== build 63 ==
## cardinal_router
module cardinal_router 
#(
    parameter PACKET_SIZE = 64
)
(
    input clk, reset,                     
    output polarity,
    input cwsi,                          
    output cwri,                         
    input [PACKET_SIZE - 1:0] cwdi,      
    input ccwsi,                         
    output ccwri,                        
    input [PACKET_SIZE - 1:0] ccwdi,     
    input pesi,                          
    output peri,                         
    input [PACKET_SIZE - 1:0] pedi,      
    output cwso,                         
    input cwro,                          
    output [PACKET_SIZE - 1:0] cwdo,     
    output ccwso,                        
    input ccwro,                         
    output [PACKET_SIZE - 1:0] ccwdo,    
    output peso,                         
    input pero,                          
    output [PACKET_SIZE - 1:0] pedo      
);
    wire fullCwi0, fullCwi1, fullCcwi0, fullCcwi1, fullPei0, fullPei1;
    wire emptyCwi0, emptyCwi1, emptyCcwi0, emptyCcwi1, emptyPei0, emptyPei1;
    reg rdEnableCwi0, rdEnableCwi1, rdEnableCcwi0, rdEnableCcwi1, rdEnablePei0, rdEnablePei1;
    reg wrEnableCwi0, wrEnableCwi1, wrEnableCcwi0, wrEnableCcwi1, wrEnablePei0, wrEnablePei1;
    wire [PACKET_SIZE - 1:0] dataCwi0, dataCwi1, dataCcwi0, dataCcwi1, dataPei0, dataPei1;
    bufferDepth1 bufCwi0
    (
        .clk(clk),
        .reset(reset),
        .full(fullCwi0),
        .empty(emptyCwi0),
        .rdEnable(rdEnableCwi0),
        .wrEnable(wrEnableCwi0),
        .dataIn(cwdi),
        .dataOut(dataCwi0)
    );
    bufferDepth1 bufCwi1
    (
        .clk(clk),
        .reset(reset),
        .full(fullCwi1),
        .empty(emptyCwi1),
        .rdEnable(rdEnableCwi1),
        .wrEnable(wrEnableCwi1),
        .dataIn(cwdi),
        .dataOut(dataCwi1)
    );
    bufferDepth1 bufCcwi0
    (
        .clk(clk),
        .reset(reset),
        .full(fullCcwi0),
        .empty(emptyCcwi0),
        .rdEnable(rdEnableCcwi0),
        .wrEnable(wrEnableCcwi0),
        .dataIn(ccwdi),
        .dataOut(dataCcwi0)
    );
    bufferDepth1 bufCcwi1
    (
        .clk(clk),
        .reset(reset),
        .full(fullCcwi1),
  ...
Size in the first run: roughly 780 flip-flops, ~400 I/O pins, roughly 0.033 mm^2 of cells after synthesis.
export LEC_CHECK = 0
export CAP_MARGIN = 0
export CORE_MARGIN = 2
export CORE_UTILIZATION = 70
export CTS_CLUSTER_SIZE = 50
export HOLD_SLACK_MARGIN = 0.29
export SLEW_MARGIN = 20
create_clock -name core_clock -period 1.82 [get_ports {clk}]
run.sh (not shown) runs the stock make flow with config.mk's settings and CLKGATE_MAP_FILE=.
Build 63: it failed during global routing, and the tool reported DPL-0038.
--- input diff build 63..build 96 ---
==> flow/config.mk <==
export PLATFORM = sky130hd
export DESIGN_NAME = cardinal_router
export DESIGN_NICKNAME = cardinal_router
export VERILOG_FILES = /design/flow/design.v
export SDC_FILE = /design/flow/constraint.sdc
export NUM_CORES = 4
export LEC_CHECK = 0
export CAP_MARGIN = 20
export CORE_MARGIN = 2
export CORE_UTILIZATION = 58
export SLEW_MARGIN = 20
==> flow/constraint.sdc <==
create_clock -name core_clock -period 2.19 [get_ports {clk}]
set_input_delay 0.4380 -clock core_clock [delete_from_list [all_inputs] [get_ports {clk}]]
set_output_delay 0.4380 -clock core_clock [all_outputs]
set_load 0.01 [all_outputs]
Findings:
- No crash in build 96: every stage finished, but the layout fails its final checks due to setup timing.
- Reported for build 63 and build 96, basic-gate share of the synthesized area counting and, or, nand and nor cells turned out identical to the last digit.
- Floorplan core area in build 96 is 20% above build 63.
- Taking build 63 as the reference, in build 96 maximum count of clock buffers along a single path shows no meaningful change, instance area after placement shows a reduction of 1.0%, die size shows an increase of about 20%, number of buffers added by the clock tree synthesis step shows an increase of 4.0%.
Relative to build 96, the following input files were edited for build 21:
-- flow/config.mk --
<<< build 96, line 8
export CAP_MARGIN = 20
export CORE_MARGIN = 2
export CORE_UTILIZATION = 58
export SLEW_MARGIN = 20
>>> build 21, line 8
export CAP_MARGIN = 20
export CORE_MARGIN = 2
export CORE_UTILIZATION = 66
export CTS_CLUSTER_SIZE = 50
export SLEW_MARGIN = 20
==> flow/constraint.sdc <==
create_clock -name core_clock -period 2.1 [get_ports {clk}]
set_input_delay 0.4200 -clock core_clock [delete_from_list [all_inputs] [get_ports {clk}]]
set_output_delay 0.4200 -clock core_clock [all_outputs]
set_load 0.01 [all_outputs]
Notes after the runs:
Status(build 21) = ERROR, stage = global routing
Any difference in standard cell area after detailed placement between build 96 and build 21 is small enough to ignore.
Diff build 96 -> build 21: x dimension of the die went down, chip footprint went down, HPWL after detailed placement went up, cell resize tally after clock tree synthesis went up.
As far as per-instance average area after synthesis goes, build 96 and build 21 are indistinguishable; the numbers are identical.
Compared with build 96, build 21 shows a lower number of cell rows.
Build 96 -> build 21: boundary pin count delta 0, exact match
Inputs modified between build 21 and build 50:
-- flow/config.mk --
<<< build 21, line 8
export CAP_MARGIN = 20
export CORE_MARGIN = 2
export CORE_UTILIZATION = 66
export CTS_CLUSTER_SIZE = 50
export SLEW_MARGIN = 20
>>> build 50, line 8
export CAP_MARGIN = 20
export CORE_MARGIN = 2
export CORE_UTILIZATION = 40
export GPL_TIMING_DRIVEN = 0
export HOLD_SLACK_MARGIN = 0.07
export SLEW_MARGIN = 20
==> flow/constraint.sdc <==
create_clock -name core_clock -period 4.0 [get_ports {clk}]
set_input_delay 0.8000 -clock core_clock [delete_from_list [all_inputs] [get_ports {clk}]]
set_output_delay 0.8000 -clock core_clock [all_outputs]
set_load 0.01 [all_outputs]
Notes after the runs:
Build 21 -> build 50: synthesized area delta 0, exact match
Number of post-CTS setup repair buffers ends up lower on build 50.
NOTE global placer's final weighted congestion build 21->build 50 increased slightly
Every stage of build 50 finished as expected; the final checks, on the other hand, flagged setup timing, which means the layout fails.
NOTE die outline width build 21->build 50 increased by more than a quarter
And-or/or-and share of the synthesized area essentially unchanged between build 50 and build 21.
Changes observed in build 50 relative to build 21: fraction of the mapped netlist area in simple logic gates neither gained nor lost much, placement row count grew by about 30%, standard cell core area rose 65%, die span in y shows an increase of 63 um, post-place setup slack now sits lower.

Starting RTL as in the previous note.
==> flow/design.v (excerpt) <==
module cardinal_router 
#(
    parameter PACKET_SIZE = 64
)
(
    input clk, reset,                     
    output polarity,
    input cwsi,                          
    output cwri,                         
    input [PACKET_SIZE - 1:0] cwdi,      
    input ccwsi,                         
    output ccwri,                        
    input [PACKET_SIZE - 1:0] ccwdi,     
    input pesi,                          
    output peri,                         
    input [PACKET_SIZE - 1:0] pedi,      
    output cwso,                         
    input cwro,                          
    output [PACKET_SIZE - 1:0] cwdo,     
    output ccwso,                        
    input ccwro,                         
    output [PACKET_SIZE - 1:0] ccwdo,    
    output peso,                         
    input pero,                          
    output [PACKET_SIZE - 1:0] pedo      
);
Settings: LEC_CHECK=0, ABC_AREA=1, CAP_MARGIN=20, CELL_PAD_IN_SITES_DETAIL_PLACEMENT=2, CELL_PAD_IN_SITES_GLOBAL_PLACEMENT=2, CORE_ASPECT_RATIO=1.39, CORE_MARGIN=6, CORE_UTILIZATION=40, HOLD_SLACK_MARGIN=0.15, MIN_ROUTING_LAYER=met2, PLACE_DENSITY_LB_ADDON=0.25, SETUP_SLACK_MARGIN=0.08, SLEW_MARGIN=20, TNS_END_PERCENT=65; clock period 6.22 ns.
The baseline stopped in 4_1_cts.
Edit:
- CELL_PAD_IN_SITES_DETAIL_PLACEMENT: 2 -> default
- CORE_MARGIN: 6 -> 2
- SETUP_SLACK_MARGIN: 0.08 -> default
=> Now the flow went through all stages and came out clean; area after synthesis is unchanged; die size decreases by 5.1%; synthesized cell count does not change.
Edit:
- ABC_AREA: 1 -> default
- CELL_PAD_IN_SITES_GLOBAL_PLACEMENT: 2 -> default
- CORE_ASPECT_RATIO: 1.39 -> default
- HOLD_SLACK_MARGIN: 0.15 -> default
- MIN_ROUTING_LAYER: met2 -> default
- PLACE_DENSITY_LB_ADDON: 0.25 -> default
- TNS_END_PERCENT: 65 -> default
- clock period: 6.22 -> 3.59 ns (I/O delays scaled with it)
Outcome:
- The new run went through all stages and came out clean
- non-clock buffer count is higher by 16
- power rose by well over a third
- wire length falls by about a fifth
- cell count drops by a quarter to a third
- critical path depth does not change
Edit:
- CORE_UTILIZATION: 40 -> 59
- clock period: 3.59 -> 2.02 ns (I/O delays scaled with it)
Result: Now the flow completed, yet does not pass: setup timing; clock power goes up by 58%; final cell count goes down by 1.5%; worst setup slack is worse by 0.71 ns.
Edit:
- CORE_UTILIZATION: 59 -> 70
- CTS_CLUSTER_SIZE: default -> 37
- clock period: 2.02 -> 2.63 ns (I/O delays scaled with it)
After rerunning: The changed run reached the layout checks and failed them: setup timing. Via count is higher by 0.55%. Sequential share of layout area increases by 3.9 points. Clock-buffer cell count shrinks by 5. First-iteration DRC count grows by 27%. Global-route usage grows by 4.9 points. Clock skew goes down by 0.0053 ns. Combinational power falls by 36%. Routed wire length is lower by 2.9%.
Edit:
- CORE_UTILIZATION: 70 -> 43
- CTS_CLUSTER_SIZE: 37 -> default
- clock period: 2.63 -> 3.59 ns (I/O delays scaled with it)
This time the run went through all stages and came out clean. Synthesized area stays the same. Non-clock buffer count is lower by 105. Sequential share of layout area is higher by 1.1 points. Wire length is lower by 13%. Synthesized cell count is unchanged. Worst hold slack improved by 0.15 ns.

== job 5291 ==
cardinal_router again, from the RTL that the note above started with.
==> flow/design.v (excerpt) <==
module cardinal_router 
#(
    parameter PACKET_SIZE = 64
)
(
    input clk, reset,                     
    output polarity,
    input cwsi,                          
    output cwri,                         
    input [PACKET_SIZE - 1:0] cwdi,      
    input ccwsi,                         
    output ccwri,                        
    input [PACKET_SIZE - 1:0] ccwdi,     
    input pesi,                          
    output peri,                         
    input [PACKET_SIZE - 1:0] pedi,      
    output cwso,                         
    input cwro,                          
    output [PACKET_SIZE - 1:0] cwdo,     
    output ccwso,                        
    input ccwro,                         
    output [PACKET_SIZE - 1:0] ccwdo,    
    output peso,                         
    input pero,                          
    output [PACKET_SIZE - 1:0] pedo      
);
make LEC_CHECK=0 ABC_AREA=1 CAP_MARGIN=0 CORE_MARGIN=2 CORE_UTILIZATION=70 CTS_CLUSTER_SIZE=50 HOLD_SLACK_MARGIN=0.29 SETUP_SLACK_MARGIN=0.54 SLEW_MARGIN=20 finish   # period 1.82 ns
Stage in which a tool error killed job 5291: 5_1_grt.
Inputs modified between job 5291 and job 7161:
Settings: a deleted ABC_AREA that had been 1; a change of SETUP_SLACK_MARGIN from 0.54 to 0.63; a change of CAP_MARGIN from 0 to 20; a change of CTS_CLUSTER_SIZE from 50 to 37; a deleted HOLD_SLACK_MARGIN that had been 0.29; a change of the clock period (ns, I/O delays scaled along) from 1.82 to 2.53.
Results
Job 7161: aborted in 4_1_cts (tool error)
Delta (job 7161 minus job 5291): count of different cell masters after synthesis rose about 100%; cell count after synthesis fell about 36%; number of cell rows fell about 5%.
Diff job 5291 -> job 7161: area reported by Yosys stat down 9.3%; number of cells in the design after placement down about 33%; horizontal die dimension down about 4.7%; area enclosed by the die boundary down about 9%.
Re share of async-settable or async-resettable flops after synthesis: no difference whatsoever between job 7161 and job 5291.
Summary: with job 5291 as the reference, area of the core in job 7161 moved down by a little under 10%.
Of job 5291 and job 7161, the run reporting the higher pre-CTS worst setup slack was job 7161.
Setup changes, job 7161 to job 5530
Settings: swapping 70 for 61 in CORE_UTILIZATION; clearing CTS_CLUSTER_SIZE, which used to be 37; putting MAX_ROUTING_LAYER at met4 where nothing was set; clearing SETUP_SLACK_MARGIN, which used to be 0.63; swapping 2.53 for 2.36 in the clock period (ns, I/O delays scaled along).
Results
Comparing job 7161 with job 5530, the distinct cell type count of the synthesized netlist came out essentially unchanged. Of job 7161 and job 5530, only job 7161 never reached the final stage. Seen in the log of job 7161: DPL-0033 during 4_1_cts, after which the run never completed. [flow] job 5530 | stages: complete | final checks: fail | reason: negative setup slack. Sort job 5530 and job 7161 by standard-cell row count, descending, and job 5530 comes first. Job 5530 ends up with a vertical extent of the die that is 7.0% higher than in job 7161. Between job 5530 and job 7161, the difference in number of standard cells reported by yosys is negligible. Max routability congestion estimate from global placement across job 5530 and job 7161: job 5530. Compared with job 7161, in job 5530 area of the placeable core now larger; number of placed cells counting well taps went up; die area went up 7000 um2; post-place instance area shows a reduction of 0.41%. Summary: pre-CTS worst setup slack, job 5530 worse than job 7161. Side by side, horizontal die dimension turned out higher in job 5530 than in job 7161.
For job 3454, these inputs were changed with respect to job 5530:
Settings: an added CTS_CLUSTER_DIAMETER of 328; a change of CORE_UTILIZATION from 61 to 66; a deleted MAX_ROUTING_LAYER that had been met4; a change of the clock period (ns, I/O delays scaled along) from 2.36 to 2.55.
[summary]
The final report for job 3454 shows a completed flow and a layout that fails verification, specifically negative setup slack. Of the two values seen for master of the slowest instance on the critical path, sky130_fd_sc_hd__dfxtp_4 was produced by job 5530 and sky130_fd_sc_hd__a211oi_1 by job 3454. Job 3454 improves on job 5530 in relative slew slack. Utilization job 5530 -> job 3454: up. Re clock buffer instance count of the final layout: job 3454 and job 5530 aren't equal, and the higher value belongs to job 3454. Taking job 5530 as the reference, in job 3454 via count up 1826, post-route worst setup slack picked up an extra 17 ps, first-iteration DRC count rose 1188, final critical-path share of the clock period now smaller, design area saw a decrease.
Inputs modified between job 3454 and job 4185:
Settings: CORE_UTILIZATION changed from 66 to 68; CTS_CLUSTER_DIAMETER removed (was 328); CTS_CLUSTER_SIZE newly set to 37; the clock period (ns, I/O delays scaled along) changed from 2.55 to 2.53.
--- outcome ---
The flow ended early for job 4185: it failed with a tool error in 5_1_grt.
On half-perimeter wire length of the detailed placement result: between job 3454 and job 4185, it ends up lower for job 4185.
Taking job 3454 as the reference, in job 4185 placed instance area shrank by 130 um2; proportion of synthesized chip area in sequential cells did not really move.

v18:
cardinal_router again, from the RTL that the note above started with.
make LEC_CHECK=0 CAP_MARGIN=20 CELL_PAD_IN_SITES_DETAIL_PLACEMENT=0 CORE_ASPECT_RATIO=1.37 CORE_MARGIN=2 CORE_UTILIZATION=17 CTS_CLUSTER_DIAMETER=304 MAX_ROUTING_LAYER=met5 MIN_ROUTING_LAYER=met2 PLACE_DENSITY_LB_ADDON=0.18 SETUP_SLACK_MARGIN=1.33 SLEW_MARGIN=20 TNS_END_PERCENT=30 finish   # period 4.52 ns
The inputs of v51 differ from those of v18 as listed below.
Settings: CORE_UTILIZATION: 17 -> 40; CTS_CLUSTER_DIAMETER: 304 -> unset; CORE_ASPECT_RATIO: 1.37 -> unset; CELL_PAD_IN_SITES_DETAIL_PLACEMENT: 0 -> unset; MAX_ROUTING_LAYER: met5 -> unset; SETUP_SLACK_MARGIN: 1.33 -> unset; PLACE_DENSITY_LB_ADDON: 0.18 -> unset; MIN_ROUTING_LAYER: met2 -> unset; TNS_END_PERCENT: 30 -> unset; the clock period (ns, I/O delays scaled along): 4.52 -> 4.0.
--- outcome ---
Slowest stage cell on the critical path: sky130_fd_sc_hd__clkdlybuf4s50_1 -> v18, sky130_fd_sc_hd__buf_4 -> v51
v18 has higher synthesis-to-layout area growth than v51.
Note that the final cell count recorded for v18 amounts to 1.3 times the value seen in v51.
v51 against v18: part of the total power dissipated in the clock network shows a reduction of 1.7 points; number of cells on the worst reg-to-reg path shows a reduction of 2; least setup slack across all paths after layout shows a reduction of 0.71 ns; area enclosed by the die boundary shows a reduction of 110000 um2.
Here is what was changed in the inputs of v22 compared with v51.
Settings: CTS_CLUSTER_SIZE newly set to 81; CELL_PAD_IN_SITES_GLOBAL_PLACEMENT newly set to 0; TNS_END_PERCENT newly set to 25; HOLD_SLACK_MARGIN newly set to 0.07; GPL_TIMING_DRIVEN newly set to 0; SLEW_MARGIN changed from 20 to 30; SETUP_SLACK_MARGIN newly set to 1.03; PLACE_DENSITY_LB_ADDON newly set to 0.01; GPL_ROUTABILITY_DRIVEN newly set to 0; CELL_PAD_IN_SITES_DETAIL_PLACEMENT newly set to 0.
==> results <==
- Going from v51 to v22, the critical path data arrival time was found to have gone down by 0.28 ns.
- Post-placement worst setup slack: v22 < v51
- Clock-buffer cell count (higher): v51
- In the flow results for v51 and v22, the met1 capacity usage during global routing is larger on v22.
- Compared v22 vs v51, and smallest setup slack after layout is up in v22.
- In terms of cell count of the worst hold path, v22 and v51 differ only marginally.
- Share of the core filled with cells, v51 and v22: higher on v22
- The worst relative slew slack on v22 is in line with that on v51.
- Synthesized cell count: v22 vs v51 identical
- v22 finished end to end and its layout was clean on timing, DRC and antenna.
Power figures rest on the tool's default switching activity, not on a simulated workload.
